==> flow/design.v (excerpt) <==
module  SOBEL(clk,reset,busy,ready,iaddr,idata,cdata_rd,cdata_wr,caddr_rd,caddr_wr,cwr,crd,csel	);
Settings: LEC_CHECK=0, ABC_AREA=1, CAP_MARGIN=0, CELL_PAD_IN_SITES_DETAIL_PLACEMENT=1, CELL_PAD_IN_SITES_GLOBAL_PLACEMENT=0, CORE_MARGIN=2, CORE_UTILIZATION=40, CTS_CLUSTER_DIAMETER=300, GPL_TIMING_DRIVEN=1, MAX_ROUTING_LAYER=met4, MIN_ROUTING_LAYER=met2, PLACE_DENSITY_LB_ADDON=0.28, SETUP_SLACK_MARGIN=2.82, SLEW_MARGIN=35, TNS_END_PERCENT=90; clock period 9.6 ns.
run.sh (not shown) runs the stock make flow with config.mk's settings and CLKGATE_MAP_FILE=.
The first run ended with an error in global routing with GRT-0232.
Edit:
- ABC_AREA: 1 -> default
- CAP_MARGIN: 0 -> 20
- CELL_PAD_IN_SITES_DETAIL_PLACEMENT: 1 -> default
- CELL_PAD_IN_SITES_GLOBAL_PLACEMENT: 0 -> default
- CORE_ASPECT_RATIO: default -> 1.94
- CORE_UTILIZATION: 40 -> 63
- CTS_CLUSTER_DIAMETER: 300 -> 290
- CTS_CLUSTER_SIZE: default -> 47
- GPL_TIMING_DRIVEN: 1 -> default
- MAX_ROUTING_LAYER: met4 -> default
- MIN_ROUTING_LAYER: met2 -> default
- PLACE_DENSITY_LB_ADDON: 0.28 -> 0.25
- SETUP_SLACK_MARGIN: 2.82 -> 1.18
- SLEW_MARGIN: 35 -> 20
- TNS_END_PERCENT: 90 -> 40
=>
- With this change the flow finished clean
- die area shrinks by 39%
- synthesized cell count shrinks by 19%
- synthesized area shrinks by 4.6%

---

## run A
Starting RTL as in the previous note.
make LEC_CHECK=0 ABC_AREA=1 CAP_MARGIN=20 CORE_MARGIN=2 CORE_UTILIZATION=72 CTS_CLUSTER_DIAMETER=98 CTS_CLUSTER_SIZE=70 PLACE_DENSITY=0.81 SLEW_MARGIN=20 finish   # period 8.66 ns
From the logs: run A reached the end of the flow and failed the layout checks with setup timing.
Setup changes, run A to run B
Settings: clearing PLACE_DENSITY, which used to be 0.81; clearing CTS_CLUSTER_SIZE, which used to be 70; clearing ABC_AREA, which used to be 1; swapping 20 for 0 in CAP_MARGIN; clearing CTS_CLUSTER_DIAMETER, which used to be 98; swapping 8.66 for 7.95 in the clock period (ns, I/O delays scaled along).
==> comparison <==
- Run B did not finish: a tool error stopped it during global routing.
- Run B: standard-cell row count is 2.1% lower than what run A reported.
- Run B: synthesized area 600 um2 below run A
- | effective utilization at floorplan | run A vs run B | ≈ equal |
Edits applied to the flow inputs when going from run B to run C:
Settings: changing CORE_UTILIZATION from 72 to 68; changing CAP_MARGIN from 0 to 20; setting ABC_AREA to 1 for the first time; changing the clock period (ns, I/O delays scaled along) from 7.95 to 7.38.
--- outcome ---
The final report for run C shows a completed flow and a layout that fails verification, specifically setup timing.
Between run B and run C, the flow reports die outline height increasing by a few percent.
Of run C and run B, it is run C that has the higher area figure in the yosys stat output.
Compared with run B, run C degrades total die area.
| count of buffers added by post-CTS timing repair for setup | lower: run B |
In run C, the horizontal die dimension came out about 5% above the value in run B.
#### Input delta (run D over run C)
Settings: CORE_ASPECT_RATIO: unset -> 0.5; CTS_CLUSTER_DIAMETER: unset -> 62; the clock period (ns, I/O delays scaled along): 7.38 -> 4.47.
Notes after the runs:
Max number of placement rows across run D and run C: run C. As far as compound-gate portion of the synthesized area is concerned, run D and run C perform about the same. When the final numbers for run D and run C were put side by side, the area of the core region turned out to be greater in run C. From run C to run D the numbers moved as follows: cell area after placement went up by about 2.4%, HPWL reported at the end of detailed placement went up by about 4.5%, die size went up by about 0.33%, total of cells resized after clock tree synthesis went down by 4, post-synthesis cell count from yosys was more or less identical. Tool error GRT-0232 stopped run D during global routing; no final results. As far as number of standard cells after synthesis goes, run C and run D are indistinguishable; the numbers are identical. Quantity of hold-fixing buffers added after cts: run C vs run D identical.
#### Input delta (run E over run D)
Settings: removing ABC_AREA (formerly 1); removing CORE_ASPECT_RATIO (formerly 0.5); changing CORE_UTILIZATION from 68 to 40; removing CTS_CLUSTER_DIAMETER (formerly 62); changing the clock period (ns, I/O delays scaled along) from 4.47 to 9.3.
Findings:
- Run E finished all stages; the layout is clean.
- When run E is set beside run D, its width of the die turns out to be about 10% smaller.
- Between run D and run E, post-cts repair resize count decreased.
- In the tables for run E and run D, average size of a mapped cell reads higher with run E.
- Post-synthesis instance total in run E is 19% lower than in run D
- Summary of run E over run D: and-or/or-and share of the synthesized area picked up an extra 6.6 points, summed standard-cell area reported by yosys lost 600 um2, standard cell area after detailed placement lost about 10%, total die size picked up an extra about 60%.
## Diff of input files: run F against run E
Settings: CORE_UTILIZATION: 40 -> 56; SETUP_SLACK_MARGIN: unset -> 1.51; the clock period (ns, I/O delays scaled along): 9.3 -> 5.18.
==> results <==
Of run E and run F, the run reporting the lower number of nets in the layout was run E. Changes observed in run F relative to run E: area added between synthesis and finish shows an increase of 12 points. The post-route clock period utilization in run F was higher than what run E gave. NOTE: number of non-filler instances in the completed layout in run F exceeds that of run E. Delta (run F minus run E): via count went up about 8%; non-clock buffer count has increased; time the worst path needs with I/O delays and setup dropped 0.31 ns; cell area moved up. Run E and run F: one clean run, run E; the rest did not finish clean.

---

SOBEL again, from the RTL that the note above started with.
clock: 10.1 ns
lec_check: 0
cap_margin: 20
core_margin: 2
core_utilization: 71
cts_cluster_size: 37
setup_slack_margin: 1.51
slew_margin: 20
Change:
--- a/flow/config.mk
+++ b/flow/config.mk
@@ -6,8 +6,7 @@
 export NUM_CORES = 4
 export LEC_CHECK = 0
+export ABC_AREA = 1
 export CAP_MARGIN = 20
 export CORE_MARGIN = 2
-export CORE_UTILIZATION = 71
-export CTS_CLUSTER_SIZE = 37
-export SETUP_SLACK_MARGIN = 1.51
+export CORE_UTILIZATION = 60
 export SLEW_MARGIN = 20
==> flow/constraint.sdc (replaced) <==
create_clock -name core_clock -period 8.57 [get_ports {clk}]
set_input_delay 1.7140 -clock core_clock [delete_from_list [all_inputs] [get_ports {clk}]]
set_output_delay 1.7140 -clock core_clock [all_outputs]
set_load 0.01 [all_outputs]
Final area is higher by about 9%.
Via count is higher by 2.5%.
Count of clock-buffer cells in the layout is higher by 1.
Critical path depth is higher by 21.
Synthesized cell count is higher by about 24%.
Register-to-register slack got worse by 0.51 ns.
Worst setup slack got worse by 0.51 ns.
Cell count is higher by 26%.
Area after synthesis is higher by about 5%.

---

== v6 ==
Starting RTL as in the previous note.
make LEC_CHECK=0 CAP_MARGIN=20 CELL_PAD_IN_SITES_DETAIL_PLACEMENT=0 CORE_MARGIN=2 CORE_UTILIZATION=64 CTS_CLUSTER_DIAMETER=96 MAX_ROUTING_LAYER=met4 MIN_ROUTING_LAYER=met1 PLACE_DENSITY=0.8 SETUP_SLACK_MARGIN=0.77 SLEW_MARGIN=20 finish   # period 7.41 ns
[flow] v6 | stages: complete | final checks: fail | reason: negative setup slack
What v7 does differently from v6 at the input level:
==> flow/config.mk <==
export PLATFORM = sky130hd
export DESIGN_NAME = SOBEL
export DESIGN_NICKNAME = SOBEL
export VERILOG_FILES = /design/flow/design.v
export SDC_FILE = /design/flow/constraint.sdc
export NUM_CORES = 4
export LEC_CHECK = 0
export CAP_MARGIN = 20
export CORE_MARGIN = 2
export CORE_UTILIZATION = 59
export SLEW_MARGIN = 20
==> flow/constraint.sdc <==
create_clock -name core_clock -period 5.18 [get_ports {clk}]
set_input_delay 1.0360 -clock core_clock [delete_from_list [all_inputs] [get_ports {clk}]]
set_output_delay 1.0360 -clock core_clock [all_outputs]
set_load 0.01 [all_outputs]
The runs compared here, v6 and v7, all ended either early or with open violations. Every stage of v6 finished as expected; the final checks, on the other hand, flagged negative setup slack, which means the layout fails. v7 finished all stages; however, its layout fails the closing checks, the failures being negative setup slack. Against v6, routed wire length in v7 rose slightly. In v7 the cell depth of the worst flop-to-flop path turned out 1 higher than in v6. NOTE number of global-route vias before repair v6->v7 increased by a few percent. Changes observed in v7 relative to v6: fraction of the cycle the final worst path needs increased 50 points; clock network contribution to total cell area increased 0.17 points; buffers inserted during post-CTS setup optimization increased 3; final cell count increased about 4%. Run comparison: v7 first element of the critical path count_iaddr[10]; v6 first element of the critical path count_iaddr[13].

---

## build 43
SOBEL again, from the RTL that the note above started with.
Settings: LEC_CHECK=0, ABC_AREA=1, CAP_MARGIN=0, CORE_ASPECT_RATIO=1.02, CORE_MARGIN=2, CORE_UTILIZATION=72, CTS_CLUSTER_DIAMETER=222, CTS_CLUSTER_SIZE=46, GPL_ROUTABILITY_DRIVEN=1, PLACE_DENSITY=0.65, SETUP_SLACK_MARGIN=1.35, SLEW_MARGIN=20; clock period 5.17 ns.
Status(build 43) = ERROR, stage = global routing
Setup changes, build 43 to build 48
# build 43
export LEC_CHECK = 0
export ABC_AREA = 1
export CAP_MARGIN = 0
export CORE_ASPECT_RATIO = 1.02
export CORE_MARGIN = 2
export CORE_UTILIZATION = 72
export CTS_CLUSTER_DIAMETER = 222
export CTS_CLUSTER_SIZE = 46
export GPL_ROUTABILITY_DRIVEN = 1
export PLACE_DENSITY = 0.65
export SETUP_SLACK_MARGIN = 1.35
export SLEW_MARGIN = 20
create_clock -name core_clock -period 5.17 [get_ports {clk}]
# build 48
export LEC_CHECK = 0
export CAP_MARGIN = 20
export CORE_MARGIN = 2
export CORE_UTILIZATION = 72
export PLACE_DENSITY = 0.81
export SLEW_MARGIN = 20
create_clock -name core_clock -period 8.66 [get_ports {clk}]
--- outcome ---
- The flow ran to completion for all of build 43 and build 48 but build 43, which stopped partway.
- NOTE: area after synthesis in build 48 falls short of that of build 43
- Diff build 43 -> build 48 | number of buffers added for setup after CTS | decrease of 54
- Post-synthesis average cell area, build 48 vs build 43: up by more than 10%
Setup changes, build 48 to build 98
# build 48
export LEC_CHECK = 0
export CAP_MARGIN = 20
export CORE_MARGIN = 2
export CORE_UTILIZATION = 72
export PLACE_DENSITY = 0.81
export SLEW_MARGIN = 20
create_clock -name core_clock -period 8.66 [get_ports {clk}]
# build 98
export LEC_CHECK = 0
export CAP_MARGIN = 20
export CORE_MARGIN = 2
export CORE_UTILIZATION = 72
export PLACE_DENSITY = 0.75
export SLEW_MARGIN = 20
create_clock -name core_clock -period 8.76 [get_ports {clk}]
Findings:
- Build 98 — ratio of final minimum period to clock period 8.9 points higher, build 48 as reference
- Of the two values seen for standard cell with the maximum stage delay on the critical path, a2111oi_4 was produced by build 98 and or4b_1 by build 48.
- Build 98: flow complete, layout not clean; failing: setup timing
- Build 48 → build 98: sequential share of layout area down 0.30 points; count of buffer and inverter cells on the critical path up 4.
- Any difference in hold slack between build 98 and build 48 is small enough to ignore.
- Build 98 -> build 48: worst hold path stage count flat
- Note that the via count normalized by instance count recorded for build 98 amounts to 1.08 times the value seen in build 48.
What build 67 does differently from build 98 at the input level:
# build 98
export LEC_CHECK = 0
export CAP_MARGIN = 20
export CORE_MARGIN = 2
export CORE_UTILIZATION = 72
export PLACE_DENSITY = 0.75
export SLEW_MARGIN = 20
create_clock -name core_clock -period 8.76 [get_ports {clk}]
# build 67
export LEC_CHECK = 0
export CAP_MARGIN = 20
export CORE_ASPECT_RATIO = 0.5
export CORE_MARGIN = 2
export CORE_UTILIZATION = 62
export SLEW_MARGIN = 20
create_clock -name core_clock -period 4.47 [get_ports {clk}]
### Flow results
- The number of antenna violations at the first check in global routing reported for build 67 is smaller than that of build 98 by 3.
- Diff build 98 -> build 67: least setup slack across all paths after layout dropped 2880 ps, design area went up 0.0012 mm2, tap cell count up 21%, clock buffer and inverter area fraction after layout moved down.
- Build 67 vs build 98, worst setup path startpoint: count_iaddr[14] vs count_iaddr[10]
- On area of the die, the higher figure sits with build 67, not build 98.
- Looking at number of diodes added for antenna fixing, build 67 sits 1 lower than build 98 does.
- Compared with build 98, the router placed fewer vias in build 67.
- Build 67 vs. build 98: count of plain and timing-repair buffers in the layout went up by 131.
- STATUS run=build 67 STAGES=ALL_DONE FINAL_CHECKS=FAILED CAUSE=setup timing
Setup changes, build 67 to build 47
# build 67
export LEC_CHECK = 0
export CAP_MARGIN = 20
export CORE_ASPECT_RATIO = 0.5
export CORE_MARGIN = 2
export CORE_UTILIZATION = 62
export SLEW_MARGIN = 20
create_clock -name core_clock -period 4.47 [get_ports {clk}]
# build 47
export LEC_CHECK = 0
export CAP_MARGIN = 20
export CORE_MARGIN = 2
export CORE_UTILIZATION = 61
export SETUP_SLACK_MARGIN = 1.89
export SLEW_MARGIN = 20
create_clock -name core_clock -period 6.92 [get_ports {clk}]
## What came out
Reported for build 47 and build 67, area after synthesis turned out identical to the last digit.
Build 47: flow complete, layout not clean; failing: setup timing
Flop share of the area up 1.1 points in build 47 wrt build 67
Summary of build 47 over build 67: layout-stage area growth over the synthesis result fell 6.1 points; worst hold slack fell 3.7 ps; total routed wirelength fell 14,000 um.
Maximum number of pins on one net before global-route repair ends up lower on build 67.
